==> design/flow/design.v <==
`timescale 1ns/1ps
module fir(
	input			clk_100k,
	input			rst_n,
	input 	signed [8:0]	samp_in,
	output 	signed [8:0]	fir_out	
);
wire	signed [15:0]	b[0:20];
reg	signed [8:0]	samp[0:20]; 
wire signed [24:0]	mult[0:20];
wire signed [33:0]	sum;
assign b[0] = 16'h0312;
assign b[1] = 16'h03F8;
assign b[2] = 16'h0694;
assign b[3] = 16'h0AAD;
assign b[4] = 16'h0FE6;
assign b[5] = 16'h15BC;
assign b[6] = 16'h1B9F;
assign b[7] = 16'h20F9;
assign b[8] = 16'h2539;
assign b[9] = 16'h27F6;
assign b[10] = 16'h28E9;
assign b[11] = 16'h27F6;
assign b[12] = 16'h2539;
assign b[13] = 16'h20F9;
assign b[14] = 16'h1B9F;
assign b[15] = 16'h15BC;
assign b[16] = 16'h0FE6;
assign b[17] = 16'h0AAD;
assign b[18] = 16'h0694;
assign b[19] = 16'h03F8;
assign b[20] = 16'h0312;
integer i;
always @(posedge clk_100k or negedge rst_n) begin
	if(!rst_n) begin
		for(i=20;i>=0;i=i-1)begin
			samp[i] <= 0;
		end
	end
	else begin  
		for(i=20;i>0;i=i-1)begin
			samp[i] <= samp[i-1];
		end
		samp[0] <= samp_in;
	end
end
genvar j;
for(j=0;j<=20;j=j+1)begin
	assign mult[j] = $signed(samp[j])*$signed(b[j]);
end
assign sum = mult[0]+mult[1]+mult[2]+mult[3]+mult[4]+mult[5]+mult[6]+mult[7]+mult[8]+mult[9]+mult[10]+mult[11]+mult[12]+mult[13]+mult[14]+mult[15]+mult[16]+mult[17]+mult[18]+mult[19]+mult[20];
assign fir_out = sum[24:16];
endmodule
==> design/flow/run.sh <==
#!/bin/bash
# the make line also repeats each setting of config.mk as NAME=value (left out here)
make -C /OpenROAD-flow-scripts/flow DESIGN_CONFIG=/design/flow/config.mk WORK_HOME=/design/flow/orfs CLKGATE_MAP_FILE= finish
==> design/flow/config.mk <==
export PLATFORM = sky130hd
export DESIGN_NAME = fir
export DESIGN_NICKNAME = fir
export VERILOG_FILES = /design/flow/design.v
export SDC_FILE = /design/flow/constraint.sdc
export NUM_CORES = 4
export LEC_CHECK = 0
export CAP_MARGIN = 20
export CORE_MARGIN = 2
export CORE_UTILIZATION = 52
export CTS_CLUSTER_DIAMETER = 376
export CTS_CLUSTER_SIZE = 98
export SLEW_MARGIN = 20
==> design/flow/constraint.sdc <==
create_clock -name core_clock -period 18.0 [get_ports {clk_100k}]
set_input_delay 3.6000 -clock core_clock [delete_from_list [all_inputs] [get_ports {clk_100k}]]
set_output_delay 3.6000 -clock core_clock [all_outputs]
set_load 0.01 [all_outputs]
==> results of run 1 <==
[metrics by stage]
step | instance area [sq um] | cells
after global placement | 55550 | 6366
after detailed placement | 55550 | 6366
after global routing | 56170 | 6398
final | 56170 | 6399
after floorplan | 53630 | 4978
after CTS | 56150 | 6398
[area by class of cell]
type                       count  area [sq um]  area share (%)
multi-input combinational   3204         42950           76.46
inverter                    1579          5927           10.55
sequential                   189          4730           8.420
tap                         1368          1712           3.047
clock buffer                  17         425.4          0.7573
timing repair buffer          26         247.7          0.4410
clock inverter                15         177.7          0.3163
antenna                        1         2.502        0.004455
[timing repair]
action	4_1_cts	5_1_grt
endpoints found under the hold margin	0	0
resized	0	2
setup endpoints to repair	0	2
[layer usage]
layer / GRT usage (%) / wire, um / up-vias
li1: - / - / 15230
met1: 39.04 / 62830 / 16760
met2: 44.68 / 64230 / 560
met3: 3.872 / 6734 / 101
met4: 6.220 / 3072 / 0
met5: 0 / 0 / -
==> run notes, run 1 <==
Observations from the implementation run.

Final layout:
- The finished design was reported to have a net count of 7311.
- The run gives the post-route core utilization as 55.05%.
- The run gives the relative area change from synthesis to final layout as 4.738%.
- The layout has 9060 filler cells.

Critical path:
- The run puts the critical path buffer and inverter count at 10.
- The run gives the register-to-register setup slack as 16.84 ns.
- The run puts the logic depth of the worst path, buffers included at 41.
- The worst register-to-register path has a depth of 0.
- On the critical path the data arrives at 13.66 ns.
- Per the STA report, the cell with the highest stage delay on the worst path is fa_1.
- Of all nets on the critical path, the largest fanout is 6.
- The run gives the required arrival time at the worst endpoint as 14.40 ns.
- The run gives the endpoint type of the worst setup path as a primary output.
- The worst setup path is launched from a register.
- The startpoint identified for the worst register-to-register timing path is samp[10][0].
- The capture point of the worst register-to-register path is recorded as samp[11][0].
- The timing report attributes the biggest portion of critical-path delay to adder cells.
- The run gives the longest individual stage delay on the worst path as 0.72 ns.
- The run gives the capturing element of the worst setup path as fir_out[6].
- Per STA, the library cell used most along the worst path is fa_1.
- In this run the worst setup path begins at samp[9][0].
- In the setup report, the worst path falls into the class register to primary output.

Synth:
- The run gives the cell area after synthesis as 53630 sq um.
- The most common cell in the synthesized netlist is inv_1.
- The run gives the share of synthesized cell area in full adder, half adder and majority cells as 68.79%.
- The synth_stat.txt file lists the number of cells as 4978.
- The run puts the synthesized area per cell at 10.77 sq um.
- The run puts the number of flops mapped to enable cells by yosys at 0.
- The run gives the cell type with the highest aggregate area in the netlist as fa_1.
- The run puts the number of nets at floorplan at 7272.
- By area the synthesized netlist is led by fa_1 (41%), ha_1 (27%), inv_1 (11%).
- The run gives the most used flip-flop cell after synthesis as dfrtp_1.
- The run gives the number of register bits inferred by synthesis as 189.
- The commonest cells after synthesis are inv_1 (1579), ha_1 (1175), fa_1 (1108), dfrtp_1 (189), a21oi_1 (127).
- In this run, distinct cell masters in the synthesized netlist total 71.
- The run gives the sequential element share of the synthesized area as 8.819%.
- The run puts the multiplexer share of the synthesized area at 0.1330%.
- The run gives the area share of and/or/nand/nor cells after synthesis as 2.965%.
- In this run the biggest area consumer among cell types represents 41.36% of the synthesized area.
- The run gives the number of warnings issued by yosys as 2.
- The synthesized netlist handed to floorplanning was reported with a cell count of 4978.
- The run puts the post-synthesis share of cell area spent on xor and xnor gates at 3.348%.
- After Yosys synthesis, AND-OR and OR-AND compound gates account for 4.820% of the synthesized area.
- The run puts the async set or reset register ratio after synthesis at 100.0%.
- For reference, the top logic cell family by area is adder cells.
- The run puts the yosys stat chip area at 53630 sq um.

Final timing:
- The run gives the number of pins exceeding their max-slew limit in the final report as 0.
- The final timing report counts setup violations totalling 0.
- The run gives the transition time at the pin with the least slew margin as 0.9392 ns.
- Setup slack on the critical path of the routed design comes to 0.7379 ns.
- In this build the clock could be raised as far as 57.93 MHz.
- The worst path in the final design needs a cycle of 17.26 ns, including I/O delays and setup.
- The run gives the final worst clock skew as 0.02316 ns.
- The run puts the worst hold slack at 0.4471 ns.
- The final hold violation count recorded for this run is 0.
- The run puts the worst slew slack as a fraction of its limit at 37.38%.
- Setup repair after global routing left no endpoint under its margin.
- The run puts the total negative setup slack at 0 ns.
- The run puts the final clock period utilization by the worst path at 95.90%.

CTS:
- On the reported timing paths, the clock transition at the registers reads 0.09 ns.
- TritonCTS built the clock tree.
- For the worst-skew pair, the clock arrives at the later sink with an insertion delay of 0.54 ns.
- The clock tree has to reach 189 sinks.
- The run gives the number of H-tree levels as 4.
- The run puts the buffer depth of the longest clock path at 2.
- Post-CTS timing repair inserted 0 buffers for setup.
- The number of clock buffers added by TritonCTS is 17.
- In this run the clock root is driven by a clkbuf_16.
- The report puts the hold buffer count at CTS at 0.

Floorplanning:
- The run puts the y dimension of the die at 325.1 um.
- The run gives the number of placed I/O pins as 20.
- The run puts the count of standard-cell rows at 117.
- The run gives the die extent in x as 325.1 um.
- The run gives the total die size as 105700 sq um.
- The core region is 102000 sq um.
- The run gives the floorplan utilization as 52.56%.

Worst hold path:
- Looking at hold timing, the worst path starts from samp[16][4].
- The min-delay analysis places its worst path in the category register to register.
- The path with the worst hold slack has its endpoint at samp[17][4].
- The report gives the cell count of the worst hold path as 0.

Global route:
- The initial antenna violation count is 1.
- The run gives the pin count of the biggest net entering global routing as 93.
- The run gives the total routing usage reported by global routing as 27.45%.
- The run puts the sum of overflow across all layers after global routing at 0.
- The via count of the first global-routing pass came to 35670.
- The run puts the global-route wire length before repair at 213500 um.

Routing:
- The violation tally recorded at the end of detailed-routing iteration 0 is 1699.
- The run puts the via density per instance at 5.103.
- The run puts the remaining number of nets flagged by the antenna check after routing at 0.
- The run gives the via count of the routed design as 32650.
- The run gives the total wire length as 136900 um.
- The run puts the count of TritonRoute iterations in the first routing pass at 5.
- The run puts the routed length per placed instance at 21.39 um.
- For this run, design rule violations remaining after detail routing come to 0.

Place:
- The run puts the global placer's final weighted congestion at 0.9390.
- The run gives the number of buffer cells added on primary ports as 19.
- The run puts the HPWL reported at the end of detailed placement at 124600 um.
- Timing analysis after detailed placement gives a worst setup slack of 1.209 ns.

Flow run:
- The run puts the max-cap violation count at 0.
- The run gives the total number of warnings across the stage logs as 132.

Status:
- The flow ran to the end and the layout has no timing, DRC or antenna violations.
==> run 2, diff against run 1 <==
- CELL_PAD_IN_SITES_GLOBAL_PLACEMENT: not set -> 1
- CORE_ASPECT_RATIO: not set -> 1.47
- CORE_UTILIZATION: 52 -> 72
- CTS_CLUSTER_DIAMETER: 376 -> not set
- CTS_CLUSTER_SIZE: 98 -> not set
- GPL_ROUTABILITY_DRIVEN: not set -> 1
- MIN_ROUTING_LAYER: not set -> met2
- PLACE_DENSITY_LB_ADDON: not set -> 0.21
- clock period: 18.0 -> 19.7 ns (I/O delays scaled with it)
==> run 2 against run 1 <==
Still clean on timing, DRC and antenna. Utilization is 20 points higher. Critical path depth is 2 lower. Non-clock buffer count is 1 lower. Count of clock-buffer cells in the layout is 2 higher. Flip-flop count stayed put. First-iteration DRC count went up to 6.3 times the previous value. Cell count is 5.7% lower. Largest cell class unchanged. Setup slack better by 0.89 ns. Clock skew is 0.0085 ns higher.
==> run notes, run 2 <==
Observations from the implementation run.

Status:
- Run status: finished clean (unchanged).

Flow run:
- The run puts the max-cap violation count at 0 (unchanged).
- The run puts the total number of warnings across the stage logs at 132 (unchanged).

Final timing:
- The run puts the number of endpoints with negative hold slack in the final report at 0 (unchanged).
- Timing would allow up to 55.34 MHz.
- The run puts the final worst clock skew at 0.03161 ns (was 0.02316 ns).
- Unrepaired setup endpoints after global routing: no (unchanged).
- The worst slew slack as a fraction of its limit was 24.44% (was 37.38%).
- The run gives the number of pins exceeding their max-slew limit in the final report as 0 (unchanged).
- The final clock period utilization by the worst path came to 91.73% (was 95.90%).
- The run puts the total negative setup slack at 0 ns (unchanged).
- The setup-violating endpoint count in the final report was 0 (unchanged).
- The run gives the final critical path time including I/O delays and setup as 18.07 ns.
- The transition time at the pin with the least slew margin is 1.126 ns (was 0.9392 ns).

Floorplanning:
- The y dimension of the die is 334.9 um (was 325.1 um).
- The total die size was 76730 sq um (was 105700 sq um).
- The run puts the die extent in x at 229.1 um (was 325.1 um).
- The run puts the floorplan utilization at 72.59% (was 52.56%).
- The run puts the core box area at 73880 sq um (was 102000 sq um).
- The run gives the count of standard-cell rows as 121 (was 117).
- The run gives the number of placed I/O pins as 20 (unchanged).

Global route:
- The global-route wire length before repair came to 223400 um (was 213500 um).
- The run puts the pin count of the biggest net entering global routing at 83 (was 93).
- The run puts the total routing usage reported by global routing at 59.08% (was 27.45%).
- The sum of overflow across all layers after global routing is 0 (unchanged).
- The via count of the first global-routing pass came to 55840 (was 35670).
- The run gives the initial antenna violation count as 8 (was 1).

Worst hold path:
- The class of the most critical hold timing path was register to register (unchanged).
- The hold path endpoint was samp[17][4] (unchanged).
- The run gives the startpoint of the tightest hold check path as samp[16][4] (unchanged).
- The number of cells traversed by the worst hold path came to 0 (unchanged).

Synth:
- The post-synthesis share of cell area spent on xor and xnor gates came to 3.348% (unchanged).
- The number of register bits inferred by synthesis came to 189 (unchanged).
- The largest combinational cell category by area is adder cells (unchanged).
- The run puts the sequential element share of the synthesized area at 8.819% (unchanged).
- The run gives the area share of and-or/or-and cells after synthesis as 4.820% (unchanged).
- The run puts the async set or reset register ratio after synthesis at 100.0% (unchanged).
- The run puts the post-synthesis cell count from yosys at 4978 (unchanged).
- The area share of and/or/nand/nor cells after synthesis was 2.965% (unchanged).
- The run gives the number of nets at floorplan as 7272 (unchanged).
- The run puts the number of flops mapped to enable cells by yosys at 0 (unchanged).
- The run gives the top-area cell type share of the netlist area as 41.36% (unchanged).
- The tally of unique sky130hd cells used after synthesis was 71 (unchanged).
- The multiplexer share of the synthesized area was 0.1330% (unchanged).
- Most frequent cells after synthesis: inv_1 (1579), ha_1 (1175), fa_1 (1108), dfrtp_1 (189), a21oi_1 (127) (unchanged).
- The run puts the share of synthesized cell area in full adder, half adder and majority cells at 68.79% (unchanged).
- The run puts the yosys stat chip area at 53630 sq um (unchanged).
- The run puts the synthesized netlist cell count at 4978 (unchanged).
- The most used flip-flop cell after synthesis is dfrtp_1 (unchanged).
- The cell area after synthesis was 53630 sq um (unchanged).
- The synthesized area per cell was 10.77 sq um (unchanged).
- The run gives the number of warnings issued by yosys as 2 (unchanged).
- The run gives the cell type with the highest aggregate area in the netlist as fa_1 (unchanged).
- The run gives the most frequent cell after synthesis as inv_1 (unchanged).
- Top area cell types: fa_1 (41%), ha_1 (27%), inv_1 (11%) (unchanged).

Routing:
- The run gives the residual DRC count as 0 (unchanged).
- The run gives the total wire length as 147200 um (was 136900 um).
- The run puts the remaining number of nets flagged by the antenna check after routing at 0 (unchanged).
- The run gives the via density per instance as 7.851 (was 5.103).
- The run gives the routed length per placed instance as 24.38 um (was 21.39 um).
- The run puts the DRC violation total after the first TritonRoute iteration at 10760 (was 1699).
- The via count of the routed design is 47390 (was 32650).
- The run gives the count of TritonRoute iterations in the first routing pass as 13 (was 5).

Critical path:
- The run gives the register-to-register setup slack as 18.51 ns (was 16.84 ns).
- The cell type with the highest occurrence count on the critical path is fa_1 (unchanged).
- The run gives the endpoint type of the worst setup path as a primary output (unchanged).
- The run gives the required arrival time at the worst endpoint as 15.76 ns (was 14.40 ns).
- The run puts the longest individual stage delay on the worst path at 0.74 ns (was 0.72 ns).
- The run gives the largest delay contributor family on the critical path as adder cells (unchanged).
- The slowest cell on the critical path was fa_1 (unchanged).
- The run puts the cell count of the worst reg-to-reg path at 0 (unchanged).
- The run gives the launching element type of the critical path as a register (unchanged).
- The terminus of the critical flop-to-flop path is samp[11][0] (unchanged).
- The launching point of the worst reg2reg path was samp[10][0] (unchanged).
- The run gives the critical path buffer and inverter count as 9 (was 10).
- The critical path class is register to primary output (unchanged).
- The run gives the capturing element of the worst setup path as fir_out[6] (unchanged).
- The largest fanout of any net on the critical path came to 6 (unchanged).
- The logic depth of the worst path, buffers included was 39 (was 41).
- The run gives the beginning of the critical path as samp[9][0] (unchanged).
- The worst endpoint data arrival time is 14.13 ns (was 13.66 ns).

Place:
- The run puts the HPWL reported at the end of detailed placement at 127700 um (was 124600 um).
- The run gives the post-placement cell count as 5981 (was 6366).
- The run gives the number of buffer cells added on primary ports as 19 (unchanged).
- The global placer's final weighted congestion was 1.155 (was 0.9390).

Final layout:
- The run gives the sequential cell area as 4730 sq um (unchanged).
- The total of fill cells in the finished design came to 5295 (was 9060).
- The run gives the area taken by multi-input logic gates as 42930 sq um (was 42950 sq um).
- The run puts the number of non-filler instances in the completed layout at 6037 (was 6399).
- The run gives the relative area change from synthesis to final layout as 3.903% (was 4.738%).
- The run puts the net count reported at finish at 7310 (was 7311).

CTS:
- The run puts the post-cts resize count at 0 (unchanged).
- The post-cts hold buffer count came to 0 (unchanged).
- The run gives the count of clock tree sinks as 189 (unchanged).
- The run gives the total CTS buffers as 17 (unchanged).
- The number of buffers inserted by post-CTS setup repair is 0 (unchanged).
- The run gives the clock insertion delay at the later pin of the skew report as 0.56 ns (was 0.54 ns).
- The run puts the number of H-tree levels at 4 (unchanged).
- The run puts the clock-pin slew reported for the worst setup and hold paths after clock tree synthesis at 0.09 ns (about the same).
- The run puts the buffer depth of the longest clock path at 2 (unchanged).
- The clock tree from TritonCTS is built (unchanged).
- The clock tree root driver cell is clkbuf_16 (unchanged).
[run 2: through the flow]
step	hold WS (ns)	utilization, %	setup WS [ns]	area (sq um)
after floorplan	0.4030	-	4.228	53630
after global placement	0.4638	74.53	2.765	55060
after detailed placement	0.4653	74.53	2.607	55060
after CTS	0.4838	75.34	2.009	55660
after global routing	0.5248	75.38	1.295	55690
final	0.5055	75.42	1.630	55720
[run 2: per-layer routing]
metal  GRT usage [%]  routed length [um]  vias up
met3           66.60               49740     2100
met5           20.28                1608        -
met1               -                   0    17740
met4           29.66               26410       58
li1                -                   -    15180
met2           71.02               69400    12330
[run 2: layout make-up]
type                    instances  share of cell area [%]
flip-flops and latches        189                   8.488
inverters                    1579                   10.64
multi-input cells            3204                   77.05
well taps                     984                   2.209
clock buffers                  19                  0.8128
diodes                         24                  0.1078
clock inverters                13                  0.2650
repair buffers                 25                  0.4311
==> run 3, diff against run 2 <==
- ABC_AREA: not set -> 1
- CAP_MARGIN: 20 -> 0
- CELL_PAD_IN_SITES_GLOBAL_PLACEMENT: 1 -> not set
- CORE_ASPECT_RATIO: 1.47 -> not set
- CORE_MARGIN: 2 -> 5
- CORE_UTILIZATION: 72 -> 67
- CTS_CLUSTER_DIAMETER: not set -> 238
- CTS_CLUSTER_SIZE: not set -> 99
- GPL_ROUTABILITY_DRIVEN: 1 -> not set
- HOLD_SLACK_MARGIN: not set -> 0.24
- MIN_ROUTING_LAYER: met2 -> not set
- PLACE_DENSITY: not set -> 0.6
- PLACE_DENSITY_LB_ADDON: 0.21 -> not set
- SETUP_SLACK_MARGIN: not set -> -1.55
- clock period: 19.7 -> 16.0 ns (I/O delays scaled with it)
==> run 3 against run 2 <==
The layout now fails its checks (negative setup slack). Wire length shrank 5.1%. Worst hold slack lost 0.075 ns. Clock skew shrank 0.011 ns. Via count shrank 26%. Design area grew 2.0%. Flip-flop count is the same. Die size grew 14%. Largest cell class unchanged.
==> run notes, run 3 <==
Observations from the implementation run.

CTS:
- The run gives the post-cts resize count as 0 (unchanged).
- The number of H-tree levels came to 4 (unchanged).
- The run gives the clock tree root driver cell as clkbuf_16 (unchanged).
- The count of clock tree sinks was 189 (unchanged).
- The clock insertion delay at the later pin of the skew report is 0.55 ns (was 0.56 ns).
- The clock tree from TritonCTS is built (unchanged).
- The number of buffers inserted by post-CTS setup repair came to 0 (unchanged).
- The buffer depth of the longest clock path is 2 (unchanged).
- The run gives the clock-pin slew reported for the worst setup and hold paths after clock tree synthesis as 0.10 ns (was 0.09 ns).
- The run puts the post-cts hold buffer count at 0 (unchanged).
- The total CTS buffers was 17 (unchanged).

Synth:
- The run gives the top-area cell type share of the netlist area as 40.65% (was 41.36%).
- The most frequent cell after synthesis is inv_1 (unchanged).
- The run puts the share of synthesized cell area in full adder, half adder and majority cells at 67.59% (was 68.79%).
- The run puts the synthesized netlist cell count at 5389 (was 4978).
- The run gives the cell area after synthesis as 54570 sq um (was 53630 sq um).
- The tally of unique sky130hd cells used after synthesis was 51 (was 71).
- The yosys stat chip area came to 54570 sq um (was 53630 sq um).
- Most frequent cells after synthesis: inv_1 (1746), ha_1 (1175), fa_1 (1108), nand2_1 (336), a21oi_1 (196) (was inv_1 (1579), ha_1 (1175), fa_1 (1108), dfrtp_1 (189), a21oi_1 (127)).
- The run gives the largest combinational cell category by area as adder cells (unchanged).
- The multiplexer share of the synthesized area came to 0% (was 0.1330%).
- The cell type with the highest aggregate area in the netlist was fa_1 (unchanged).
- The run puts the post-synthesis share of cell area spent on xor and xnor gates at 3.143% (was 3.348%).
- The run puts the post-synthesis cell count from yosys at 5389 (was 4978).
- The sequential element share of the synthesized area was 8.667% (was 8.819%).
- Top area cell types: fa_1 (41%), ha_1 (27%), inv_1 (12%) (was fa_1 (41%), ha_1 (27%), inv_1 (11%)).
- The run gives the area share of and-or/or-and cells after synthesis as 3.760% (was 4.820%).
- The area share of and/or/nand/nor cells after synthesis is 4.764% (was 2.965%).
- The run puts the number of register bits inferred by synthesis at 189 (unchanged).
- The run puts the async set or reset register ratio after synthesis at 100.0% (unchanged).
- The run puts the number of flops mapped to enable cells by yosys at 0 (unchanged).
- The run gives the number of nets at floorplan as 7683 (was 7272).
- The run gives the most used flip-flop cell after synthesis as dfrtp_1 (unchanged).
- The run gives the synthesized area per cell as 10.13 sq um (was 10.77 sq um).
- The run puts the number of warnings issued by yosys at 2 (unchanged).

Critical path:
- The launching element type of the critical path is a register (unchanged).
- The run gives the launching point of the worst reg2reg path as samp[10][0] (unchanged).
- The critical path class is register to primary output (unchanged).
- The logic depth of the worst path, buffers included came to 40 (was 39).
- The run gives the slowest cell on the critical path as fa_1 (unchanged).
- The run gives the cell type with the highest occurrence count on the critical path as fa_1 (unchanged).
- The run gives the largest fanout of any net on the critical path as 6 (unchanged).
- The endpoint type of the worst setup path is a primary output (unchanged).
- The run gives the terminus of the critical flop-to-flop path as samp[11][0] (unchanged).
- The run puts the register-to-register setup slack at 15.04 ns (was 18.51 ns).
- The run gives the largest delay contributor family on the critical path as adder cells (unchanged).
- The run puts the worst endpoint data arrival time at 12.97 ns (was 14.13 ns).
- The run gives the critical path buffer and inverter count as 10 (was 9).
- The run gives the longest individual stage delay on the worst path as 0.71 ns (was 0.74 ns).
- The run puts the cell count of the worst reg-to-reg path at 0 (unchanged).
- The run puts the required arrival time at the worst endpoint at 12.80 ns (was 15.76 ns).
- The beginning of the critical path is samp[9][0] (unchanged).
- The capturing element of the worst setup path was fir_out[8] (was fir_out[6]).

Global route:
- The run gives the via count of the first global-routing pass as 38590 (was 55840).
- The run gives the pin count of the biggest net entering global routing as 55 (was 83).
- The total routing usage reported by global routing was 33.97% (was 59.08%).
- The sum of overflow across all layers after global routing came to 0 (unchanged).
- The initial antenna violation count is 2 (was 8).
- The global-route wire length before repair came to 220400 um (was 223400 um).

Final timing:
- The run puts the worst slew slack as a fraction of its limit at 48.31% (was 24.44%).
- The smallest setup slack after layout came to -0.1671 ns (was 1.630 ns).
- The run gives the top achievable clock speed as 61.85 MHz.
- The run puts the final clock period utilization by the worst path at 101.0% (was 91.73%).
- The run puts the final worst clock skew at 0.02071 ns (was 0.03161 ns).
- The transition time at the pin with the least slew margin is 0.7753 ns (was 1.126 ns).
- The run gives the number of pins exceeding their max-slew limit in the final report as 0 (unchanged).
- The run puts the final critical path time including I/O delays and setup at 16.17 ns.
- The run puts the number of endpoints with negative hold slack in the final report at 0 (unchanged).
- The run puts the setup-violating endpoint count in the final report at 4 (was 0).

Flow run:
- The run puts the max-cap violation count at 0 (unchanged).
- The run puts the total number of warnings across the stage logs at 134 (was 132).

Status:
- The violated checks flagged are negative setup slack.
- Run status: complete, but fails checks (was finished clean).

Routing:
- The remaining number of nets flagged by the antenna check after routing was 0 (unchanged).
- The run puts the via count of the routed design at 35120 (was 47390).
- The run gives the total wire length as 139700 um (was 147200 um).
- The run puts the DRC violation total after the first TritonRoute iteration at 1781 (was 10760).
- The count of TritonRoute iterations in the first routing pass is 5 (was 13).
- The run gives the via density per instance as 5.393 (was 7.851).
- The run gives the routed length per placed instance as 21.45 um (was 24.38 um).
- The residual DRC count was 0 (unchanged).

Place:
- The run gives the post-placement cell count as 6480 (was 5981).
- The run gives the number of buffer cells added on primary ports as 19 (unchanged).
- The run gives the global placer's final weighted congestion as 1.004 (was 1.155).
- The run gives the HPWL reported at the end of detailed placement as 127700 um (about the same).

Final layout:
- The net count reported at finish came to 7733 (was 7310).
- The run puts the number of non-filler instances in the completed layout at 6513 (was 6037).
- The run puts the relative area change from synthesis to final layout at 4.122% (was 3.903%).

Worst hold path:
- The class of the most critical hold timing path is register to register (unchanged).
- The run puts the number of cells traversed by the worst hold path at 0 (unchanged).
- The startpoint of the tightest hold check path is samp[16][4] (unchanged).
- The hold path endpoint is samp[17][4] (unchanged).

Floorplanning:
- The run puts the count of standard-cell rows at 104 (was 121).
- The run gives the y dimension of the die as 295.4 um (was 334.9 um).
- The run puts the number of placed I/O pins at 20 (unchanged).
- The die extent in x came to 295.4 um (was 229.1 um).
- The run gives the floorplan utilization as 67.64% (was 72.59%).
- The core box area was 80680 sq um (was 73880 sq um).
- The run gives the total die size as 87260 sq um (was 76730 sq um).
run 3: metrics by stage:
step | setup WS [ns] | cell area (sq um) | util, % | TNS, ns | hold WS, ns
3_3_place_gp | 0.5471 | 56190 | 69.65 | 0 | 0.4359
3_5_place_dp | 0.4540 | 56190 | 69.65 | 0 | 0.4332
2_1_floorplan | 1.966 | 54570 | - | 0 | 0.4030
4_1_cts | -0.1744 | 56820 | 70.43 | -0.6199 | 0.4353
5_1_grt | -0.7401 | 56820 | 70.43 | -5.164 | 0.4764
6_report | -0.1671 | 56820 | 70.43 | -0.5084 | 0.4310
run 3: cell type report:
type	instances	area [sq um]
flip-flops and latches	189	4730
well taps	1060	1326
clock inverters	15	203.9
repair buffers	34	307.8
diodes	1	2.502
clock buffers	17	425.4
fillers	6262	23860
inverters	1752	6576
multi-input cells	3445	43250
run 3: routing by layer:
metal	up-vias	share of wire (%)	wire, um	track usage, %
met4	0	4.9	6810	13.74
met3	239	5.9	8233	6.205
li1	16250	-	-	-
met5	-	0	0	0
met1	17810	41	57900	44.85
met2	827	48	66750	56.27
==> run 4, diff against run 3 <==
- ABC_AREA: 1 -> not set
- CAP_MARGIN: 0 -> 35
- CORE_UTILIZATION: 67 -> 40
- CTS_CLUSTER_DIAMETER: 238 -> 248
- HOLD_SLACK_MARGIN: 0.24 -> not set
- PLACE_DENSITY: 0.6 -> not set
- PLACE_DENSITY_LB_ADDON: not set -> 0.18
- SETUP_SLACK_MARGIN: -1.55 -> 4.78
==> run 4 against run 3 <==
Now clean on timing, DRC and antenna. Sequential share of layout area fell by 0.18 points. Count of clock-buffer cells in the layout rose by 1. Flip-flop count did not move. Design area rose by 2.9%. Setup slack improved by 0.54 ns. Clock skew rose by 0.0063 ns. Cell count rose by 6.2%. Largest cell class unchanged.
==> run notes, run 4 <==
Observations from the implementation run.

Synth:
- The most used flip-flop cell after synthesis was dfrtp_1 (unchanged).
- The run gives the sequential element share of the synthesized area as 8.819% (was 8.667%).
- The run puts the number of nets at floorplan at 7272 (was 7683).
- The synthesized netlist cell count was 4978 (was 5389).
- The cell type with the highest aggregate area in the netlist is fa_1 (unchanged).
- The number of flops mapped to enable cells by yosys was 0 (unchanged).
- The run gives the yosys stat chip area as 53630 sq um (was 54570 sq um).
- The run gives the area share of and-or/or-and cells after synthesis as 4.820% (was 3.760%).
- The run gives the cell area after synthesis as 53630 sq um (was 54570 sq um).
- The largest combinational cell category by area is adder cells (unchanged).
- The run puts the post-synthesis share of cell area spent on xor and xnor gates at 3.348% (was 3.143%).
- The async set or reset register ratio after synthesis is 100.0% (unchanged).
- The most frequent cell after synthesis is inv_1 (unchanged).
- The share of synthesized cell area in full adder, half adder and majority cells was 68.79% (was 67.59%).
- The top-area cell type share of the netlist area came to 41.36% (was 40.65%).
- Top area cell types: fa_1 (41%), ha_1 (27%), inv_1 (11%) (was fa_1 (41%), ha_1 (27%), inv_1 (12%)).
- The run puts the number of warnings issued by yosys at 2 (unchanged).
- The run puts the synthesized area per cell at 10.77 sq um (was 10.13 sq um).
- The run puts the multiplexer share of the synthesized area at 0.1330% (was 0%).
- The run gives the tally of unique sky130hd cells used after synthesis as 71 (was 51).
- The run puts the area share of and/or/nand/nor cells after synthesis at 2.965% (was 4.764%).
- The run gives the post-synthesis cell count from yosys as 4978 (was 5389).
- The run gives the number of register bits inferred by synthesis as 189 (unchanged).
- Most frequent cells after synthesis: inv_1 (1579), ha_1 (1175), fa_1 (1108), dfrtp_1 (189), a21oi_1 (127) (was inv_1 (1746), ha_1 (1175), fa_1 (1108), nand2_1 (336), a21oi_1 (196)).

Final timing:
- The run puts the final clock period utilization by the worst path at 97.70% (was 101.0%).
- The run gives the number of endpoints with negative hold slack in the final report as 0 (unchanged).
- The run gives the number of pins exceeding their max-slew limit in the final report as 0 (unchanged).
- The run gives the transition time at the pin with the least slew margin as 0.9209 ns (was 0.7753 ns).
- The run puts the final worst clock skew at 0.02697 ns (was 0.02071 ns).
- The run puts the final critical path time including I/O delays and setup at 15.63 ns (was 16.17 ns).
- The run puts the setup-violating endpoint count in the final report at 0 (was 4).
- The run gives the worst slew slack as a fraction of its limit as 38.61% (was 48.31%).
- The run puts the total negative setup slack at 0 ns (was -0.5084 ns).
- Setup repair after global routing could not meet its margin everywhere.
- The run gives the top achievable clock speed as 63.97 MHz (was 61.85 MHz).

Critical path:
- The capturing element of the worst setup path was fir_out[7] (was fir_out[8]).
- The run gives the critical path class as register to primary output (unchanged).
- The critical path buffer and inverter count came to 12 (was 10).
- The launching element type of the critical path is a register (unchanged).
- The run gives the slowest cell on the critical path as fa_2 (was fa_1).
- The run gives the largest fanout of any net on the critical path as 4 (was 6).
- The run puts the worst endpoint data arrival time at 12.43 ns (was 12.97 ns).
- The longest individual stage delay on the worst path was 0.66 ns (was 0.71 ns).
- The endpoint type of the worst setup path is a primary output (unchanged).
- The launching point of the worst reg2reg path is samp[10][3] (was samp[10][0]).
- The terminus of the critical flop-to-flop path was samp[11][3] (was samp[11][0]).
- The run gives the logic depth of the worst path, buffers included as 41 (was 40).
- The run gives the cell count of the worst reg-to-reg path as 0 (unchanged).
- The run gives the cell type with the highest occurrence count on the critical path as fa_1 (unchanged).
- The beginning of the critical path is samp[9][1] (was samp[9][0]).
- The run puts the register-to-register setup slack at 14.92 ns (was 15.04 ns).
- The run puts the required arrival time at the worst endpoint at 12.80 ns (about the same).
- The largest delay contributor family on the critical path is adder cells (unchanged).

Routing:
- The run puts the number of antenna diodes at 0 (was 1).
- The run puts the DRC violation total after the first TritonRoute iteration at 1558 (was 1781).
- The run puts the remaining number of nets flagged by the antenna check after routing at 0 (unchanged).
- The count of TritonRoute iterations in the first routing pass came to 5 (unchanged).
- The run puts the via density per instance at 4.784 (was 5.393).
- The residual DRC count is 0 (unchanged).
- The run gives the routed length per placed instance as 20.92 um (was 21.45 um).
- The via count of the routed design is 33080 (was 35120).
- The run puts the total wire length at 144700 um (was 139700 um).

Final layout:
- The run gives the number of non-filler instances in the completed layout as 6914 (was 6513).
- The run gives the relative area change from synthesis to final layout as 9.010% (was 4.122%).
- The run gives the total of fill cells in the finished design as 12800 (was 6262).
- The run puts the net count reported at finish at 7428 (was 7733).

CTS:
- The run gives the number of H-tree levels as 4 (unchanged).
- The clock tree root driver cell was clkbuf_16 (unchanged).
- The run puts the clock insertion delay at the later pin of the skew report at 0.55 ns (about the same).
- The run puts the total CTS buffers at 17 (unchanged).
- The count of clock tree sinks is 189 (unchanged).
- The run gives the post-cts hold buffer count as 0 (unchanged).
- The run puts the clock-pin slew reported for the worst setup and hold paths after clock tree synthesis at 0.08 ns (was 0.10 ns).
- The run puts the buffer depth of the longest clock path at 2 (unchanged).
- The clock tree from TritonCTS is built (unchanged).

Floorplanning:
- The number of placed I/O pins was 20 (unchanged).
- The die extent in x was 376.2 um (was 295.4 um).
- The run puts the floorplan utilization at 40.24% (was 67.64%).
- The run puts the total die size at 141500 sq um (was 87260 sq um).
- The run puts the y dimension of the die at 376.2 um (was 295.4 um).
- The run puts the count of standard-cell rows at 134 (was 104).
- The run gives the core box area as 133300 sq um (was 80680 sq um).

Global route:
- The run puts the global-route wire length before repair at 224800 um (was 220400 um).
- The via count of the first global-routing pass was 36710 (was 38590).
- The sum of overflow across all layers after global routing was 0 (unchanged).
- The run gives the pin count of the biggest net entering global routing as 86 (was 55).
- The total routing usage reported by global routing is 21.46% (was 33.97%).
- The run puts the initial antenna violation count at 7 (was 2).

Flow run:
- The run gives the max-cap violation count as 0 (unchanged).
- The total number of warnings across the stage logs came to 135 (was 134).

Worst hold path:
- The class of the most critical hold timing path is register to register (unchanged).
- The number of cells traversed by the worst hold path was 0 (unchanged).
- The startpoint of the tightest hold check path is samp[15][1] (was samp[16][4]).
- The hold path endpoint is samp[16][1] (was samp[17][4]).

Status:
- Run status: finished clean (was complete, but fails checks).

Place:
- The run puts the post-placement cell count at 6817 (was 6480).
- The run gives the global placer's final weighted congestion as 0.9404 (was 1.004).
- The run puts the number of buffer cells added on primary ports at 19 (unchanged).
- The HPWL reported at the end of detailed placement was 131400 um (was 127700 um).
==> run 4: timing repair <==
action | CTS | global route
endpoints found under the hold margin | 0 | 0
pin swaps | 121 | 48
resized | 166 | 39
cloned | 0 | 0
setup endpoints to repair | 9 | 9
setup buffers | 55 | 11
==> run 4: cell type report <==
class                      instances  area, sq um  share of cell area [%]
multi-input combinational       3204        43820                   74.96
inverter                        1579         5938                   10.16
sequential                       189         4758                   8.139
tap                             1768         2212                   3.784
timing repair buffer             143         1165                   1.993
clock buffer                      18        439.2                  0.7512
clock inverter                    13        126.4                  0.2162
==> run 4: per-stage QoR <==
stage | area, sq um | hold WS (ns) | worst slack, ns | util [%]
2_1_floorplan | 53870 | 0.4030 | 1.839 | -
3_3_place_gp | 56670 | 0.4341 | 0.1751 | 42.52
3_5_place_dp | 56670 | 0.4362 | 0.1654 | 42.52
4_1_cts | 58210 | 0.4489 | 0.4418 | 43.67
5_1_grt | 58460 | 0.4705 | -0.02942 | 43.86
6_report | 58460 | 0.4492 | 0.3687 | 43.86
==> run 4: layer usage <==
metal  up-vias  global-route usage (%)  routed length [um]  share of wire, %
met2       522                   35.19               67920                47
met3       102                   3.330                6291               4.3
li1      15470                       -                   -                 -
met5         -                       0                  13            0.0090
met4         2                   4.679                3195               2.2
met1     16980                   30.21               67260                46
==> run 5, diff against run 4 <==
- CAP_MARGIN: 35 -> 0
- CELL_PAD_IN_SITES_DETAIL_PLACEMENT: not set -> 1
- CELL_PAD_IN_SITES_GLOBAL_PLACEMENT: not set -> 2
- CORE_ASPECT_RATIO: not set -> 0.6
- CORE_MARGIN: 5 -> 8
- CORE_UTILIZATION: 40 -> 59
- CTS_CLUSTER_DIAMETER: 248 -> 52
- CTS_CLUSTER_SIZE: 99 -> 87
- GPL_ROUTABILITY_DRIVEN: not set -> 0
- GPL_TIMING_DRIVEN: not set -> 0
- MAX_ROUTING_LAYER: not set -> met4
- MIN_ROUTING_LAYER: not set -> met1
- PLACE_DENSITY_LB_ADDON: 0.18 -> 0.21
- SETUP_SLACK_MARGIN: 4.78 -> 2.08
- TNS_END_PERCENT: not set -> 35
- clock period: 16.0 -> 11.2 ns (I/O delays scaled with it)
==> run 5 against run 4 <==
The layout now fails its checks (negative setup slack). Critical path depth down 4. Synthesized area is the same. Flip-flop count stayed put. Non-clock buffer count decreased by 23. Wire length is 29% higher. Global-route usage grew 17 points. Register-to-register slack worse by 4.8 ns. Die size decreased by 29%. Cell count fell by 8.2%. Design area shrank 0.27%. First-iteration DRC count up 110%. Critical path type unchanged. Largest cell class unchanged. Highest routed layer is now met4.
==> run notes, run 5 <==
Observations from the implementation run.

Status:
- Run status: complete, but fails checks (was finished clean).
- The reasons given for failing layout checks are negative setup slack.

Synth:
- The run gives the number of flops mapped to enable cells by yosys as 0 (unchanged).
- The run puts the share of synthesized cell area in full adder, half adder and majority cells at 68.79% (unchanged).
- The run puts the yosys stat chip area at 53630 sq um (unchanged).
- The run gives the most frequent cell after synthesis as inv_1 (unchanged).
- The run gives the multiplexer share of the synthesized area as 0.1330% (unchanged).
- The run gives the area share of and-or/or-and cells after synthesis as 4.820% (unchanged).
- Top area cell types: fa_1 (41%), ha_1 (27%), inv_1 (11%) (unchanged).
- Most frequent cells after synthesis: inv_1 (1579), ha_1 (1175), fa_1 (1108), dfrtp_1 (189), a21oi_1 (127) (unchanged).
- The cell type with the highest aggregate area in the netlist is fa_1 (unchanged).
- The top-area cell type share of the netlist area was 41.36% (unchanged).
- The run puts the number of register bits inferred by synthesis at 189 (unchanged).
- The run gives the sequential element share of the synthesized area as 8.819% (unchanged).
- The number of warnings issued by yosys came to 2 (unchanged).
- The post-synthesis share of cell area spent on xor and xnor gates came to 3.348% (unchanged).
- The run puts the cell area after synthesis at 53630 sq um (unchanged).
- The synthesized netlist cell count came to 4978 (unchanged).
- The run puts the number of nets at floorplan at 7272 (unchanged).
- The run gives the tally of unique sky130hd cells used after synthesis as 71 (unchanged).
- The most used flip-flop cell after synthesis is dfrtp_1 (unchanged).
- The area share of and/or/nand/nor cells after synthesis was 2.965% (unchanged).
- The run puts the post-synthesis cell count from yosys at 4978 (unchanged).
- The synthesized area per cell is 10.77 sq um (unchanged).
- The largest combinational cell category by area was adder cells (unchanged).
- The async set or reset register ratio after synthesis came to 100.0% (unchanged).

Critical path:
- The run gives the beginning of the critical path as samp[11][1] (was samp[9][1]).
- The critical path class was register to primary output (unchanged).
- The slowest cell on the critical path is fa_2 (unchanged).
- The run puts the logic depth of the worst path, buffers included at 37 (was 41).
- The longest individual stage delay on the worst path came to 0.61 ns (was 0.66 ns).
- The launching element type of the critical path is a register (unchanged).
- The run puts the critical path buffer and inverter count at 8 (was 12).
- The launching point of the worst reg2reg path was samp[10][4] (was samp[10][3]).
- The capturing element of the worst setup path was fir_out[8] (was fir_out[7]).
- The largest delay contributor family on the critical path was adder cells (unchanged).
- The run gives the terminus of the critical flop-to-flop path as samp[11][4] (was samp[11][3]).
- The endpoint type of the worst setup path was a primary output (unchanged).
- The cell type with the highest occurrence count on the critical path is fa_1 (unchanged).
- The run puts the worst endpoint data arrival time at 12.86 ns (was 12.43 ns).
- The largest fanout of any net on the critical path was 5 (was 4).
- The cell count of the worst reg-to-reg path was 0 (unchanged).
- The run gives the register-to-register setup slack as 10.09 ns (was 14.92 ns).
- The run puts the required arrival time at the worst endpoint at 8.96 ns (was 12.80 ns).

Final layout:
- The run puts the relative area change from synthesis to final layout at 8.718% (was 9.010%).
- The run gives the net count reported at finish as 7405 (was 7428).

Final timing:
- The run puts the number of pins exceeding their max-slew limit in the final report at 0 (unchanged).
- The run gives the setup-violating endpoint count in the final report as 9 (was 0).
- The worst hold slack is 0.4723 ns (was 0.4492 ns).
- Based on the critical path, the design can be clocked at up to 66.25 MHz.
- The number of endpoints with negative hold slack in the final report came to 0 (unchanged).
- The run gives the final worst clock skew as 0.02462 ns (was 0.02697 ns).
- The transition time at the pin with the least slew margin is 0.8387 ns (was 0.9209 ns).
- The run puts the total negative setup slack at -33.34 ns (was 0 ns).
- The run puts the smallest setup slack after layout at -3.895 ns (was 0.3687 ns).
- The final clock period utilization by the worst path was 134.8% (was 97.70%).
- Unrepaired setup endpoints after global routing: yes (unchanged).
- The run gives the worst slew slack as a fraction of its limit as 44.09% (was 38.61%).
- The routed design could run at a clock period as short as 15.10 ns.

Global route:
- The run puts the pin count of the biggest net entering global routing at 88 (was 86).
- The run gives the initial antenna violation count as 10 (was 7).
- The total routing usage reported by global routing is 38.71% (was 21.46%).
- The run puts the sum of overflow across all layers after global routing at 0 (unchanged).
- The run gives the via count of the first global-routing pass as 42130 (was 36710).
- The run gives the global-route wire length before repair as 277200 um (was 224800 um).

Routing:
- The run gives the via count of the routed design as 37020 (was 33080).
- The residual DRC count is 0 (unchanged).
- The run gives the via density per instance as 5.831 (was 4.784).
- The run puts the DRC violation total after the first TritonRoute iteration at 3290 (was 1558).
- The count of TritonRoute iterations in the first routing pass came to 5 (unchanged).
- The run gives the routed length per placed instance as 29.44 um (was 20.92 um).
- The run puts the remaining number of nets flagged by the antenna check after routing at 0 (unchanged).
- The total wire length came to 186900 um (was 144700 um).

Place:
- The number of buffer cells added on primary ports was 19 (unchanged).
- The HPWL reported at the end of detailed placement was 156400 um (was 131400 um).

Floorplanning:
- The run puts the die extent in x at 405.2 um (was 376.2 um).
- The run puts the y dimension of the die at 249.5 um (was 376.2 um).
- The run gives the total die size as 101100 sq um (was 141500 sq um).
- The count of standard-cell rows was 85 (was 134).
- The run gives the core box area as 89870 sq um (was 133300 sq um).
- The number of placed I/O pins came to 20 (unchanged).
- The run gives the floorplan utilization as 59.68% (was 40.24%).

CTS:
- The clock tree root driver cell is clkbuf_16 (unchanged).
- The run puts the buffer depth of the longest clock path at 2 (unchanged).
- The clock-pin slew reported for the worst setup and hold paths after clock tree synthesis came to 0.09 ns (was 0.08 ns).
- The run gives the clock insertion delay at the later pin of the skew report as 0.57 ns (was 0.55 ns).
- The total CTS buffers was 17 (unchanged).
- The run gives the count of clock tree sinks as 189 (unchanged).
- The run puts the number of H-tree levels at 4 (unchanged).
- The clock tree from TritonCTS is built (unchanged).

Worst hold path:
- The run gives the class of the most critical hold timing path as register to register (unchanged).
- The run gives the number of cells traversed by the worst hold path as 0 (unchanged).
- The hold path endpoint is samp[5][1] (was samp[16][1]).
- The startpoint of the tightest hold check path is samp[4][1] (was samp[15][1]).

Flow run:
- The max-cap violation count was 0 (unchanged).
- The total number of warnings across the stage logs is 135 (unchanged).
-- run 5: metrics by stage --
step                      cells  worst slack (ns)  cell area (sq um)  util (%)
final                      6349            -3.895              58310     64.88
after CTS                  6325            -3.665              57950     64.49
after global routing       6347            -4.076              58300     64.87
after global placement     6215            -4.545              55570     61.83
after floorplan            4978            -2.001              53850         -
after detailed placement   6217            -4.600              55630     61.91
-- run 5: what timing repair did --
action,4_1_cts,5_1_grt
setup buffers,76,17
endpoints found under the setup margin,9,9
hold buffers,0,0
pin swaps,122,43
gates resized,266,51
cloned,0,0
-- run 5: layout make-up --
cell class              instances  area [sq um]
diodes                          7         17.52
plain buffers                   6         43.79
clock buffers                  18         429.2
clock inverters                14         135.1
fillers                      9410         31560
inverters                    1579          5938
multi-input cells            3204         44420
flip-flops and latches        189          4800
well taps                    1218          1524
repair buffers                114         999.7
-- run 5: routing by layer --
| layer | vias to the layer above | part of all wire, % | global-route usage, % |
|---|---|---|---|
| met5 | - | 0 | - |
| met4 | 0 | 4.2 | 13.72 |
| met3 | 379 | 12 | 12.92 |
| met2 | 1686 | 40 | 52.04 |
| met1 | 19550 | 43 | 54.49 |
| li1 | 15410 | - | - |
==> run 6, diff against run 5 <==
- ABC_AREA: not set -> 1
- CAP_MARGIN: 0 -> 20
- CELL_PAD_IN_SITES_DETAIL_PLACEMENT: 1 -> not set
- CELL_PAD_IN_SITES_GLOBAL_PLACEMENT: 2 -> 0
- CORE_ASPECT_RATIO: 0.6 -> not set
- CORE_MARGIN: 8 -> 9
- CORE_UTILIZATION: 59 -> 18
- CTS_CLUSTER_DIAMETER: 52 -> not set
- CTS_CLUSTER_SIZE: 87 -> not set
- GPL_ROUTABILITY_DRIVEN: 0 -> not set
- GPL_TIMING_DRIVEN: 0 -> not set
- MAX_ROUTING_LAYER: met4 -> not set
- MIN_ROUTING_LAYER: met1 -> not set
- PLACE_DENSITY_LB_ADDON: 0.21 -> 0.13
- SETUP_SLACK_MARGIN: 2.08 -> not set
- TNS_END_PERCENT: 35 -> not set
- clock period: 11.2 -> 20.0 ns (I/O delays scaled with it)
==> run 6 against run 5 <==
The run now finishes clean. Critical endpoint unchanged. Synthesized cell count rose by 8.3%. Global-route usage fell by 27 points. Register-to-register slack improved by 8.8 ns. Clock skew fell by 0.0051 ns. Highest routed layer unchanged. Synthesized area rose by 1.8%. Critical path depth rose by 2. Utilization fell by 45 points.
==> run notes, run 6 <==
Observations from the implementation run.

Status:
- Run status: finished clean (was complete, but fails checks).

Synth:
- The largest combinational cell category by area is adder cells (unchanged).
- The run gives the number of flops mapped to enable cells by yosys as 0 (unchanged).
- The run puts the top-area cell type share of the netlist area at 40.65% (was 41.36%).
- The multiplexer share of the synthesized area is 0% (was 0.1330%).
- The run gives the tally of unique sky130hd cells used after synthesis as 51 (was 71).
- The sequential element share of the synthesized area is 8.667% (was 8.819%).
- The run gives the most frequent cell after synthesis as inv_1 (unchanged).
- The run puts the area share of and-or/or-and cells after synthesis at 3.760% (was 4.820%).
- The run puts the post-synthesis share of cell area spent on xor and xnor gates at 3.143% (was 3.348%).
- The number of nets at floorplan was 7683 (was 7272).
- Top area cell types: fa_1 (41%), ha_1 (27%), inv_1 (12%) (was fa_1 (41%), ha_1 (27%), inv_1 (11%)).
- The run gives the yosys stat chip area as 54570 sq um (was 53630 sq um).
- The run gives the synthesized area per cell as 10.13 sq um (was 10.77 sq um).
- The run gives the async set or reset register ratio after synthesis as 100.0% (unchanged).
- The share of synthesized cell area in full adder, half adder and majority cells is 67.59% (was 68.79%).
- The number of register bits inferred by synthesis is 189 (unchanged).
- The run gives the area share of and/or/nand/nor cells after synthesis as 4.764% (was 2.965%).
- The run gives the cell area after synthesis as 54570 sq um (was 53630 sq um).
- Most frequent cells after synthesis: inv_1 (1746), ha_1 (1175), fa_1 (1108), nand2_1 (336), a21oi_1 (196) (was inv_1 (1579), ha_1 (1175), fa_1 (1108), dfrtp_1 (189), a21oi_1 (127)).
- The synthesized netlist cell count is 5389 (was 4978).
- The most used flip-flop cell after synthesis is dfrtp_1 (unchanged).
- The run puts the post-synthesis cell count from yosys at 5389 (was 4978).
- The run gives the number of warnings issued by yosys as 2 (unchanged).
- The cell type with the highest aggregate area in the netlist is fa_1 (unchanged).

Worst hold path:
- The hold path endpoint was samp[5][2] (was samp[5][1]).
- The run puts the number of cells traversed by the worst hold path at 0 (unchanged).
- The class of the most critical hold timing path is register to register (unchanged).
- The startpoint of the tightest hold check path was samp[4][2] (was samp[4][1]).

Final layout:
- The run gives the net count reported at finish as 7733 (was 7405).
- The run puts the number of non-filler instances in the completed layout at 9415 (was 6349).
- The relative area change from synthesis to final layout was 10.75% (was 8.718%).

Floorplanning:
- The run puts the number of placed I/O pins at 20 (unchanged).
- The run gives the total die size as 323300 sq um (was 101100 sq um).
- The run gives the core box area as 300800 sq um (was 89870 sq um).
- The run puts the die extent in x at 568.6 um (was 405.2 um).
- The run puts the floorplan utilization at 18.14% (was 59.68%).
- The run puts the count of standard-cell rows at 201 (was 85).
- The run gives the y dimension of the die as 568.6 um (was 249.5 um).

CTS:
- The run gives the number of H-tree levels as 4 (unchanged).
- The run gives the clock tree root driver cell as clkbuf_16 (unchanged).
- The run puts the clock insertion delay at the later pin of the skew report at 0.57 ns (about the same).
- The run puts the post-cts hold buffer count at 0 (unchanged).
- The run gives the number of buffers inserted by post-CTS setup repair as 0 (was 76).
- The run gives the count of clock tree sinks as 189 (unchanged).
- The run gives the post-cts resize count as 0 (was 266).
- The run gives the clock tree from TritonCTS as built (unchanged).
- The buffer depth of the longest clock path was 2 (unchanged).
- The total CTS buffers is 17 (unchanged).
- The run puts the clock-pin slew reported for the worst setup and hold paths after clock tree synthesis at 0.10 ns (was 0.09 ns).

Place:
- At the end of routability-driven placement, the weighted congestion stood at 0.8239.
- The number of buffer cells added on primary ports was 19 (unchanged).
- The run puts the post-placement cell count at 9378 (was 6217).
- The HPWL reported at the end of detailed placement came to 164700 um (was 156400 um).

Routing:
- The run gives the via density per instance as 3.597 (was 5.831).
- The run puts the routed length per placed instance at 18.86 um (was 29.44 um).
- The via count of the routed design was 33860 (was 37020).
- The DRC violation total after the first TritonRoute iteration is 1373 (was 3290).
- The total wire length was 177600 um (was 186900 um).
- The residual DRC count is 0 (unchanged).
- The run puts the remaining number of nets flagged by the antenna check after routing at 0 (unchanged).
- The run puts the count of TritonRoute iterations in the first routing pass at 5 (unchanged).

Final timing:
- The run gives the final worst clock skew as 0.01956 ns (was 0.02462 ns).
- The run gives the worst slew slack as a fraction of its limit as 37.57% (was 44.09%).
- The number of endpoints with negative hold slack in the final report was 0 (unchanged).
- Unrepaired setup endpoints after global routing: no (was yes).
- The run gives the number of pins exceeding their max-slew limit in the final report as 0 (unchanged).
- The run gives the final critical path time including I/O delays and setup as 17.43 ns.
- The run gives the total negative setup slack as 0 ns (was -33.34 ns).
- The run puts the transition time at the pin with the least slew margin at 0.9365 ns (was 0.8387 ns).
- The flow reports an fmax of 57.37 MHz.
- The run puts the setup-violating endpoint count in the final report at 0 (was 9).
- The run puts the final clock period utilization by the worst path at 87.15% (was 134.8%).

Critical path:
- The run gives the cell type with the highest occurrence count on the critical path as fa_1 (unchanged).
- The terminus of the critical flop-to-flop path was samp[11][0] (was samp[11][4]).
- The run gives the largest fanout of any net on the critical path as 6 (was 5).
- The largest delay contributor family on the critical path is adder cells (unchanged).
- The run puts the worst endpoint data arrival time at 13.43 ns (was 12.86 ns).
- The logic depth of the worst path, buffers included was 39 (was 37).
- The cell count of the worst reg-to-reg path was 0 (unchanged).
- The run gives the capturing element of the worst setup path as fir_out[8] (unchanged).
- The launching element type of the critical path was a register (unchanged).
- The run gives the critical path class as register to primary output (unchanged).
- The beginning of the critical path is samp[9][0] (was samp[11][1]).
- The run puts the required arrival time at the worst endpoint at 16.00 ns (was 8.96 ns).
- The run gives the endpoint type of the worst setup path as a primary output (unchanged).
- The slowest cell on the critical path was fa_1 (was fa_2).
- The launching point of the worst reg2reg path is samp[10][0] (was samp[10][4]).
- The run gives the critical path buffer and inverter count as 9 (was 8).
- The run puts the longest individual stage delay on the worst path at 0.73 ns (was 0.61 ns).
- The run puts the register-to-register setup slack at 18.90 ns (was 10.09 ns).

Global route:
- The run puts the fraction of met3 tracks used by global routing at 1.048% (was 12.92%).
- The pin count of the biggest net entering global routing came to 77 (was 88).
- The run puts the global-route wire length before repair at 266900 um (was 277200 um).
- The total routing usage reported by global routing was 11.29% (was 38.71%).
- The run puts the via count of the first global-routing pass at 39210 (was 42130).
- The run gives the met2 track demand over resource as 19.63% (was 52.04%).
- The run gives the routing layer with the top usage in global route as met2 (was met1).
- The initial antenna violation count is 13 (was 10).
- The run puts the global-route met1 utilization at 15.50% (was 54.49%).
- The run puts the sum of overflow across all layers after global routing at 0 (unchanged).

Flow run:
- The run puts the total number of warnings across the stage logs at 132 (was 135).
- The run gives the max-cap violation count as 0 (unchanged).
[run 6: cell type report]
type	count	area [sq um]
clock buffers	17	425.4
fillers	33190	240300
repair buffers	34	307.8
inverters	1752	6576
multi-input cells	3445	43250
well taps	3958	4952
diodes	5	12.51
flip-flops and latches	189	4730
clock inverters	15	182.7
[run 6: per-layer routing]
layer | wire, um | up-vias
met1 | 84370 | 17230
met4 | 2074 | 0
met2 | 86930 | 332
met3 | 4184 | 46
li1 | - | 16260
met5 | 0 | -
[run 6: through the flow]
step	hold WS [ns]	util [%]	instance area [sq um]	worst slack [ns]
6_report	0.5108	20.09	60440	2.570
3_3_place_gp	0.4840	19.89	59820	3.047
2_1_floorplan	0.4030	-	54570	5.166
4_1_cts	0.5195	20.09	60420	2.309
5_1_grt	0.5406	20.09	60430	1.745
3_5_place_dp	0.4937	19.89	59820	3.015
==> run 7, diff against run 6 <==
- ABC_AREA: 1 -> not set
- CELL_PAD_IN_SITES_GLOBAL_PLACEMENT: 0 -> not set
- CORE_MARGIN: 9 -> 2
- CORE_UTILIZATION: 18 -> 40
- PLACE_DENSITY_LB_ADDON: 0.13 -> not set
- SETUP_SLACK_MARGIN: not set -> 0.65
- clock period: 20.0 -> 15.8 ns (I/O delays scaled with it)
==> run 7 against run 6 <==
Still clean. Clock skew down 0.0030 ns. Die size decreased by 58%. Wire length down 22%. Worst hold slack lost 0.018 ns. Count of clock-buffer cells in the layout up 1. Synthesized cell count decreased by 7.6%. Critical path type unchanged. Highest routed layer unchanged.
==> run notes, run 7 <==
Observations from the implementation run.

Synth:
- The run puts the cell area after synthesis at 53630 sq um (was 54570 sq um).
- The number of nets at floorplan came to 7272 (was 7683).
- The run gives the yosys stat chip area as 53630 sq um (was 54570 sq um).
- The run puts the area share of and/or/nand/nor cells after synthesis at 2.965% (was 4.764%).
- Top area cell types: fa_1 (41%), ha_1 (27%), inv_1 (11%) (was fa_1 (41%), ha_1 (27%), inv_1 (12%)).
- The run puts the area share of and-or/or-and cells after synthesis at 4.820% (was 3.760%).
- The most used flip-flop cell after synthesis is dfrtp_1 (unchanged).
- The run gives the async set or reset register ratio after synthesis as 100.0% (unchanged).
- The run gives the number of warnings issued by yosys as 2 (unchanged).
- The most frequent cell after synthesis is inv_1 (unchanged).
- The run puts the top-area cell type share of the netlist area at 41.36% (was 40.65%).
- The multiplexer share of the synthesized area is 0.1330% (was 0%).
- The tally of unique sky130hd cells used after synthesis is 71 (was 51).
- Most frequent cells after synthesis: inv_1 (1579), ha_1 (1175), fa_1 (1108), dfrtp_1 (189), a21oi_1 (127) (was inv_1 (1746), ha_1 (1175), fa_1 (1108), nand2_1 (336), a21oi_1 (196)).
- The synthesized area per cell was 10.77 sq um (was 10.13 sq um).
- The largest combinational cell category by area was adder cells (unchanged).
- The run puts the post-synthesis share of cell area spent on xor and xnor gates at 3.348% (was 3.143%).
- The run puts the sequential element share of the synthesized area at 8.819% (was 8.667%).
- The run gives the number of register bits inferred by synthesis as 189 (unchanged).
- The synthesized netlist cell count is 4978 (was 5389).
- The run gives the cell type with the highest aggregate area in the netlist as fa_1 (unchanged).
- The run gives the share of synthesized cell area in full adder, half adder and majority cells as 68.79% (was 67.59%).

Floorplanning:
- The run puts the core box area at 133300 sq um (was 300800 sq um).
- The run puts the total die size at 137000 sq um (was 323300 sq um).
- The run gives the die extent in x as 370.2 um (was 568.6 um).
- The run puts the floorplan utilization at 40.24% (was 18.14%).
- The run gives the y dimension of the die as 370.2 um (was 568.6 um).
- The count of standard-cell rows was 134 (was 201).
- The number of placed I/O pins was 20 (unchanged).

Worst hold path:
- The hold path endpoint was samp[16][1] (was samp[5][2]).
- The number of cells traversed by the worst hold path is 0 (unchanged).
- The run gives the class of the most critical hold timing path as register to register (unchanged).

Critical path:
- The endpoint type of the worst setup path is a primary output (unchanged).
- The run gives the critical path class as register to primary output (unchanged).
- The largest delay contributor family on the critical path is adder cells (unchanged).
- The run puts the critical path buffer and inverter count at 10 (was 9).
- The launching element type of the critical path is a register (unchanged).
- The terminus of the critical flop-to-flop path is samp[11][1] (was samp[11][0]).
- The run gives the launching point of the worst reg2reg path as samp[10][1] (was samp[10][0]).
- The run gives the beginning of the critical path as samp[11][0] (was samp[9][0]).
- The run gives the worst endpoint data arrival time as 12.27 ns (was 13.43 ns).
- The run gives the longest individual stage delay on the worst path as 0.56 ns (was 0.73 ns).
- The run puts the largest fanout of any net on the critical path at 3 (was 6).
- The logic depth of the worst path, buffers included came to 40 (was 39).
- The cell type with the highest occurrence count on the critical path is fa_1 (unchanged).
- The capturing element of the worst setup path was fir_out[7] (was fir_out[8]).
- The run puts the register-to-register setup slack at 14.70 ns (was 18.90 ns).
- The cell count of the worst reg-to-reg path is 0 (unchanged).
- The slowest cell on the critical path is fa_1 (unchanged).

CTS:
- The clock tree from TritonCTS is built (unchanged).
- The run puts the count of clock tree sinks at 189 (unchanged).
- The run gives the buffer depth of the longest clock path as 2 (unchanged).
- The run gives the clock insertion delay at the later pin of the skew report as 0.53 ns (was 0.57 ns).
- The clock-pin slew reported for the worst setup and hold paths after clock tree synthesis came to 0.08 ns (was 0.10 ns).
- The run gives the post-cts hold buffer count as 0 (unchanged).
- The clock tree root driver cell is clkbuf_16 (unchanged).
- The number of H-tree levels was 4 (unchanged).

Final timing:
- Static timing analysis puts the maximum clock frequency at 64.82 MHz.
- The run puts the worst slew slack as a fraction of its limit at 35.70% (was 37.57%).
- The run gives the setup-violating endpoint count in the final report as 0 (unchanged).
- The final clock period utilization by the worst path was 97.64% (was 87.15%).
- The worst hold slack is 0.4925 ns (was 0.5108 ns).
- Unrepaired setup endpoints after global routing: yes (was no).
- The final worst clock skew was 0.01658 ns (was 0.01956 ns).
- The run gives the transition time at the pin with the least slew margin as 0.9645 ns (was 0.9365 ns).
- The run gives the number of pins exceeding their max-slew limit in the final report as 0 (unchanged).
- The run puts the number of endpoints with negative hold slack in the final report at 0 (unchanged).

Routing:
- The run gives the via density per instance as 4.848 (was 3.597).
- The residual DRC count was 0 (unchanged).
- The run gives the count of TritonRoute iterations in the first routing pass as 5 (unchanged).
- The run gives the remaining number of nets flagged by the antenna check after routing as 0 (unchanged).
- The run puts the DRC violation total after the first TritonRoute iteration at 1843 (was 1373).
- The total wire length came to 137900 um (was 177600 um).
- The run gives the via count of the routed design as 33410 (was 33860).
- The run puts the routed length per placed instance at 20.02 um (was 18.86 um).

Flow run:
- The run puts the total number of warnings across the stage logs at 134 (was 132).
- The max-cap violation count came to 0 (unchanged).

Place:
- The post-placement cell count came to 6824 (was 9378).
- The run gives the HPWL reported at the end of detailed placement as 125000 um (was 164700 um).
- The run puts the number of buffer cells added on primary ports at 19 (unchanged).
- The run puts the global placer's final weighted congestion at 0.9514 (was 0.8239).

Global route:
- The sum of overflow across all layers after global routing came to 0 (unchanged).
- The run puts the pin count of the biggest net entering global routing at 71 (was 77).
- The run gives the initial antenna violation count as 5 (was 13).
- The total routing usage reported by global routing came to 21.28% (was 11.29%).
- The run puts the via count of the first global-routing pass at 37130 (was 39210).

Final layout:
- The total of fill cells in the finished design came to 12690 (was 33190).
- The run puts the relative area change from synthesis to final layout at 8.464% (was 10.75%).
- The number of non-filler instances in the completed layout came to 6890 (was 9415).
- The net count reported at finish was 7404 (was 7733).

Status:
- Run status: finished clean (unchanged).
==> run 7: stage by stage <==
step / cell area [sq um] / worst slack, ns / util [%] / setup TNS (ns)
after detailed placement: 56490 / -0.1088 / 42.38 / -0.2504
final: 58170 / 0.3734 / 43.64 / 0
after global routing: 58160 / 0.008474 / 43.64 / 0
after CTS: 57810 / 0.3153 / 43.37 / 0
after floorplan: 53630 / 1.108 / - / 0
after global placement: 56490 / 0.06929 / 42.38 / 0
==> run 7: final cells by class <==
type                            instances  area (sq um)  share of cell area (%)
Antenna cell                            2         5.005                0.008604
Clock buffer                           18         429.2                  0.7378
Clock inverter                         11         135.1                  0.2323
Inverter                             1579          5934                   10.20
Multi-Input combinational cell       3204         43760                   75.23
Sequential cell                       189          4748                   8.163
Tap cell                             1768          2212                   3.803
Timing Repair Buffer                  119         944.7                   1.624
==> run 7: layer usage <==
| metal | vias up | GRT usage, % | wire length, um |
|---|---|---|---|
| li1 | 15410 | - | - |
| met1 | 17210 | 28.53 | 60340 |
| met2 | 653 | 35.27 | 65520 |
| met3 | 137 | 3.619 | 7695 |
| met4 | 0 | 6.246 | 4344 |
| met5 | - | 0 | 0 |
==> run 7: what timing repair did <==
item	in CTS	in global routing
buffers inserted	23	12
gates resized	164	66
pin swaps	116	62
setup endpoints to repair	9	9
gates cloned	0	0
endpoints found under the hold margin	0	0
